==> design.v <==
module non_restoring_divider #(
    parameter DATA_WIDTH = 32
) (
    input  logic                    clk_i,
    input  logic                    clk_en_i,
    input  logic                    rst_n_i,
    input  logic [DATA_WIDTH - 1:0] dividend_i,
    input  logic [DATA_WIDTH - 1:0] divisor_i,
    input  logic                    data_valid_i,
    output logic [DATA_WIDTH - 1:0] quotient_o,
    output logic [DATA_WIDTH - 1:0] remainder_o,
    output logic                    divide_by_zero_o,
    output logic                    data_valid_o,
    output logic                    idle_o
);
    localparam COUNTER_WIDTH = $clog2(DATA_WIDTH);
    typedef enum logic [1:0] {IDLE, DIVIDE, RESTORE} fsm_state_t;
    typedef struct packed {
        logic                    rem_sign;
        logic [DATA_WIDTH - 1:0] remainder;
        logic [DATA_WIDTH - 1:0] quotient;
    } result_t;
    fsm_state_t state_CRT, state_NXT;
        always_ff @(posedge clk_i) begin : state_register
            if (!rst_n_i) begin
                state_CRT <= IDLE;
            end else if (clk_en_i) begin
                state_CRT <= state_NXT;
            end
        end : state_register
    result_t partial_CRT, partial_NXT;
    logic [DATA_WIDTH - 1:0] divisor_CRT, divisor_NXT;
        always_ff @(posedge clk_i) begin : datapath_register
            if (clk_en_i) begin
                partial_CRT <= partial_NXT;
                divisor_CRT <= divisor_NXT;
            end
        end : datapath_register
    logic [COUNTER_WIDTH - 1:0] iter_count_CRT, iter_count_NXT;
        always_ff @(posedge clk_i) begin : counter 
            if (clk_en_i) begin
                iter_count_CRT <= iter_count_NXT;
            end
        end : counter 
    logic divide_by_zero_CRT, divide_by_zero_NXT;
        always_ff @(posedge clk_i) begin : status_register
            if (!rst_n_i) begin
                divide_by_zero_CRT <= 1'b0;
            end else if (clk_en_i) begin
                divide_by_zero_CRT <= divide_by_zero_NXT;
            end
        end : status_register
    result_t pair_shifted;
        always_comb begin : fsm_logic 
            divide_by_zero_NXT = divide_by_zero_CRT;
            iter_count_NXT = iter_count_CRT;
            partial_NXT = partial_CRT;
            divisor_NXT = divisor_CRT;
            state_NXT = state_CRT;
            pair_shifted = 'b0;
            remainder_o = partial_CRT.remainder;
            data_valid_o = 1'b0;
            idle_o = 1'b0;
            case (state_CRT) 
                IDLE: begin 
                    if (data_valid_i) begin
                        state_NXT = DIVIDE;
                    end
                    divide_by_zero_NXT = (divisor_i == '0);
                    partial_NXT.rem_sign = 1'b0;
                    partial_NXT.quotient = dividend_i;
                    partial_NXT.remainder = '0;
                    divisor_NXT = divisor_i;
                    iter_count_NXT = '0;
                    idle_o = 1'b1;
                end
                DIVIDE: begin
                    state_NXT = (iter_count_CRT == (DATA_WIDTH - 1)) ? RESTORE : state_CRT;
                    iter_count_NXT = iter_count_CRT + 1;
                    pair_shifted = partial_CRT << 1; 
                    if (partial_CRT.rem_sign) begin
                        {partial_NXT.rem_sign, partial_NXT.remainder} = {pair_shifted.rem_sign, pair_shifted.remainder} + divisor_CRT;
                    end else begin
                        {partial_NXT.rem_sign, partial_NXT.remainder} = {pair_shifted.rem_sign, pair_shifted.remainder} - divisor_CRT;
                    end
                    partial_NXT.quotient = {pair_shifted.quotient[DATA_WIDTH - 1:1], !partial_NXT.rem_sign};
                end
                RESTORE: begin
                    state_NXT = IDLE;
                    data_valid_o = 1'b1;
                    idle_o = 1'b0;
                    if (partial_CRT.rem_sign) begin
                        {partial_NXT.rem_sign, partial_NXT.remainder} = {partial_CRT.rem_sign, partial_CRT.remainder} + divisor_CRT;
                    end
                    remainder_o = partial_NXT.remainder;
                end
            endcase
        end : fsm_logic
    assign quotient_o = partial_CRT.quotient;
    assign divide_by_zero_o = divide_by_zero_CRT;
endmodule
==> run.sh <==
#!/bin/bash
# the make line also repeats each setting of config.mk as NAME=value (left out here)
make -C /OpenROAD-flow-scripts/flow DESIGN_CONFIG=/design/flow/config.mk WORK_HOME=/design/flow/orfs CLKGATE_MAP_FILE= finish
==> config.mk <==
export PLATFORM = sky130hd
export DESIGN_NAME = non_restoring_divider
export DESIGN_NICKNAME = non_restoring_divider
export VERILOG_FILES = /design/flow/design.v
export SDC_FILE = /design/flow/constraint.sdc
export NUM_CORES = 4
export LEC_CHECK = 0
export CAP_MARGIN = 30
export CELL_PAD_IN_SITES_DETAIL_PLACEMENT = 1
export CORE_MARGIN = 2
export CORE_UTILIZATION = 38
export CTS_CLUSTER_SIZE = 60
export SETUP_SLACK_MARGIN = -0.47
export SLEW_MARGIN = 20
export TNS_END_PERCENT = 35
==> constraint.sdc <==
create_clock -name core_clock -period 6.0 [get_ports {clk_i}]
set_input_delay 1.2000 -clock core_clock [delete_from_list [all_inputs] [get_ports {clk_i}]]
set_output_delay 1.2000 -clock core_clock [all_outputs]
set_load 0.01 [all_outputs]
==> impl_metrics.csv, run 1 <==
group,metric,value,unit
run_status,run_status,"no timing/DRC/antenna violations",
finish,final_util,46.3,%
logic_synthesis,postSynthSeqShare,36.1,%
floorplanning,chipArea,24100,µm²
setup_path,timing.rr.end,"partial_CRT[0]",
floorplanning,core-area,22600,µm²
logic_synthesis,synth_cell_types,67,
setup_path,regToRegStartpoint,"divisor_CRT[3]",
final_timing,skew,13.6,ps
logic_synthesis,netlist.top_cell.by_area,"sky130_fd_sc_hd__edfxtp_1",
pwr,power.share.combinational,39.6,%
routing,detail_route.drc_violations,0,
routing,drt_first_pass_iters,5,
logic_synthesis,synthArstFlopShare,0,%
final_timing,slew_limit_fails,0,
routing,ant_diodes,0,
worst_hold_path,timing.hold.worst_endpoint,"state_CRT[0]",
clock_tree,clk_root_buffer_cell,"sky130_fd_sc_hd__clkbuf_16",
grt,number_of_antenna_violations_at_the_first_check_in_global_routing,0,
setup_path,end_kind,"primary output",
final_timing,timing_worst_slew_pin_value,763,ps
pwr,power.combinational.total,0.00105,W
finish,nets,1164,
pwr,power_switching_share,37.5,%
final_timing,rsz0062_at_grt,"no",
logic_synthesis,top_logic_kind,"AND-OR/OR-AND gates",
pwr,seq_power,0.000958,W
setup_path,crit_fanout,5,
routing,dr_total_vias,7537,
setup_path,crit_start,"divisor_CRT[0]",
pwr,power.leakage,4.05,nW
clock_tree,number_of_clock_buffers_inserted_by_tritoncts,9,
setup_path,critical_path_depth,12,
floorplanning,fp_util,38.5,%
routing,wirelength,27.1,mm
job,openroad.warnings,27,
logic_synthesis,synth-adder-area-share,10.2,%
worst_hold_path,hold_depth,2,
placed_design,globalplace.congestion,0.891,
pwr,power_density,255,nW/µm²
routing,avgViaCountPerCell,5.73,
setup_path,rr_worst_depth,15,
setup_path,regToRegSetupSlack,1170,ps
placed_design,port-buffer-count,134,
finish,filler_cell_count,2604,
clock_tree,h-tree-depth,3,
grt,first_global_vias,7808,
pwr,power.group.top,"combinational cells",
final_timing,maxSlewHeadroom,48.7,%
clock_tree,post-cts-setup-buffers,0,
clock_tree,cts_num_sinks,106,
routing,antenna_violating_nets_post_route,0,
logic_synthesis,topCellsByArea,"sky130_fd_sc_hd__edfxtp_1 35%, sky130_fd_sc_hd__ha_1 9.8%, sky130_fd_sc_hd__xor2_1 4.8%",
pwr,power_clock,0.000651,W
final_timing,worst_hold_slack,516,ps
clock_tree,clock_path_buffers,2,
logic_synthesis,yosysWarnings,1,
setup_path,critical_path.endpoint,"remainder_o[30]",
grt,grt_usage,22.4,%
clock_tree,tritoncts_clock_tree,"built",
logic_synthesis,number_of_enable_flip_flop_cells,102,
logic_synthesis,ys_seq_elements,106,
logic_synthesis,mappedNetlistArea,8700,µm²
setup_path,cp-start-kind,"register",
job,drv_cap,0,
floorplanning,io_pins,135,
grt,grt_pass1_wl,42.5,mm
logic_synthesis,synth-compound-area-share,19.1,%
pwr,total_internal_power,0.00166,W
clock_tree,cts_hold_buffers,0,
setup_path,worstPathBufferInverterCount,1,
final_timing,clock.fmax,0.193,GHz
logic_synthesis,netlist.area_leader.share,35.2,%
logic_synthesis,postSynthNetCount,1071,
logic_synthesis,gate_count_of_the_mapped_netlist,933,
finish,area.growth.synth_to_final,20.1,%
pwr,irDropWorstVdd,144,µV
final_timing,setup-tns-final,0,ps
pwr,p_clk_share,24.4,%
setup_path,critical_path_arrival,3980,ps
setup_path,path_class,"reg2out",
logic_synthesis,yosys-mux-area-fraction,5.57,%
routing,first_iter_violations,530,
setup_path,cp.required,4800,ps
routing,wire_per_inst,20.6,µm
pwr,share_seq_of_total_power,36.0,%
final_timing,finalCritPeriodShare,86.3,%
placed_design,dp.final_hpwl,21.1,mm
final_timing,final_period_minus_worst_setup_slack,5180,ps
grt,pin_count_of_the_biggest_net_entering_global_routing,42,
clock_tree,number_of_gates_resized_after_cts,0,
floorplanning,floorplan.die.height,155,µm
worst_hold_path,worstHoldPathType,"reg2reg",
setup_path,critical_path.max_stage_delay,480,ps
logic_synthesis,yosys_cells,933,
worst_hold_path,min_from,"state_CRT[0]",
setup_path,crit_family,"AND-OR/OR-AND gates",
logic_synthesis,post_synth_xor_area_fraction,8.65,%
setup_path,timing.critical_path.cells,"ha_1 -> fa_1 -> a211oi_1 -> o21ai_0 -> a21oi_1 -> o21ai_1 -> o211ai_2 -> nand2_1 -> a221oi_1 -> xnor2_1 -> a221o_1 -> clkdlybuf4s50_1",
floorplanning,placement_rows,55,
final_timing,setup_viol,0,
setup_path,crit_slowest_cell,"sky130_fd_sc_hd__edfxtp_1",
floorplanning,die_width,155,µm
logic_synthesis,simple_gate_area_share,14.7,%
grt,grt.overflow.total,0,
final_timing,timing_hold_violations_final,0,
logic_synthesis,yosys-top-cells-count,"102 x sky130_fd_sc_hd__edfxtp_1, 102 x sky130_fd_sc_hd__nand2_1, 76 x sky130_fd_sc_hd__a21oi_1",
clock_tree,cts.reportedPaths.clkPinSlew,90,ps
clock_tree,clock_latency,380,ps
pwr,power_switching,0.000999,W
logic_synthesis,synth.avg_cell_area,9.32,µm²
logic_synthesis,ys.flop_type,"sky130_fd_sc_hd__edfxtp_1",
logic_synthesis,yosysChipArea,8700,µm²
-- area by class of cell --
| type | count | area (µm²) | share of cell area [%] |
|---|---|---|---|
| Clock buffer | 9 | 225 | 2.16 |
| Clock inverter | 7 | 88.8 | 0.851 |
| Inverter | 33 | 124 | 1.19 |
| Multi-Input combinational cell | 731 | 5070 | 48.6 |
| Sequential cell | 106 | 3140 | 30.1 |
| Tap cell | 285 | 357 | 3.42 |
| Timing Repair Buffer | 145 | 1430 | 13.7 |
-- layer usage --
metal  wire (µm)  vias up  GRT usage (%)
met5           0        -              0
met4         680        0           7.16
met3        1770       39           4.87
met2       12600      223           37.5
met1       12000     3659           28.9
li1            -     3616              -
-- stage by stage --
step	area (µm²)	std cells	setup WS [ps]	total power (W)
6_report	10400	1316	823	0.00266
4_1_cts	10400	1316	801	0.00267
2_1_floorplan	8700	933	2070	0.00169
3_3_place_gp	10100	1299	1300	0.00198
5_1_grt	10400	1316	529	0.00281
3_5_place_dp	10100	1300	1230	0.00201
==> run 2, diff against run 1 <==
Settings changed: ABC_AREA set to 1, CAP_MARGIN 30 to 20, CELL_PAD_IN_SITES_DETAIL_PLACEMENT 1 to 0, CELL_PAD_IN_SITES_GLOBAL_PLACEMENT set to 3, CORE_MARGIN 2 to 4, CORE_UTILIZATION 38 to 54, CTS_CLUSTER_SIZE 60 to 57, GPL_ROUTABILITY_DRIVEN set to 0, GPL_TIMING_DRIVEN set to 1, MIN_ROUTING_LAYER set to met1, PLACE_DENSITY_LB_ADDON set to 0.12, SETUP_SLACK_MARGIN -0.47 to -0.01, TNS_END_PERCENT 35 to unset.
Clock period 6.0 ns to 3.28 ns, I/O delays scaled along.
==> run 2 against run 1 <==
Effect of this change: the run now fails in global placement without I/O; die size fell by 8.2%; synthesized area rose by 23%; synthesized cell count rose by 80%.
==> impl_metrics.csv, run 2 <==
group,metric,value,unit
logic_synthesis,ys_seq_elements,106,
logic_synthesis,netlist.top_cell.by_area,"sky130_fd_sc_hd__edfxtp_1",
logic_synthesis,synth-compound-area-share,8.50,%
floorplanning,floorplan.die.height,149,µm
logic_synthesis,number_of_enable_flip_flop_cells,102,
logic_synthesis,synth_cell_types,46,
logic_synthesis,postSynthSeqShare,29.4,%
logic_synthesis,postSynthNetCount,1818,
floorplanning,placement_rows,51,
logic_synthesis,synth-adder-area-share,8.33,%
logic_synthesis,yosys-top-cells-count,"662 x sky130_fd_sc_hd__nand2_1, 253 x sky130_fd_sc_hd__inv_1, 150 x sky130_fd_sc_hd__nor2_1",
run_status,outcome.stop_stage,"global placement without I/O",
logic_synthesis,synth_dominant_cell_count,"sky130_fd_sc_hd__nand2_1",
logic_synthesis,yosys_cells,1680,
logic_synthesis,simple_gate_area_share,38.1,%
floorplanning,die_width,149,µm
floorplanning,core-area,19500,µm²
run_status,run_status,"did not finish",
logic_synthesis,yosys-mux-area-fraction,0,%
logic_synthesis,synth.avg_cell_area,6.37,µm²
floorplanning,fp_util,55.0,%
logic_synthesis,topCellsByArea,"sky130_fd_sc_hd__edfxtp_1 29%, sky130_fd_sc_hd__nand2_1 23%, sky130_fd_sc_hd__inv_1 8.9%",
run_status,firstError,"[ERROR FLW-0024] Place density exceeds 1.0 (current PLACE_DENSITY_LB_ADDON =  0.12). Please check if the value of  PLACE_DENSITY_LB_ADDON is between 0 and 0.99.",
logic_synthesis,netlist.area_leader.share,28.6,%
logic_synthesis,yosysWarnings,1,
logic_synthesis,synthArstFlopShare,0,%
logic_synthesis,top_logic_kind,"simple AND/OR/NAND/NOR gates",
floorplanning,chipArea,22100,µm²
logic_synthesis,mappedNetlistArea,10700,µm²
logic_synthesis,yosysChipArea,10700,µm²
logic_synthesis,ys.flop_type,"sky130_fd_sc_hd__edfxtp_1",
logic_synthesis,post_synth_xor_area_fraction,3.03,%
logic_synthesis,gate_count_of_the_mapped_netlist,1680,
Power and IR drop assume default switching activity.
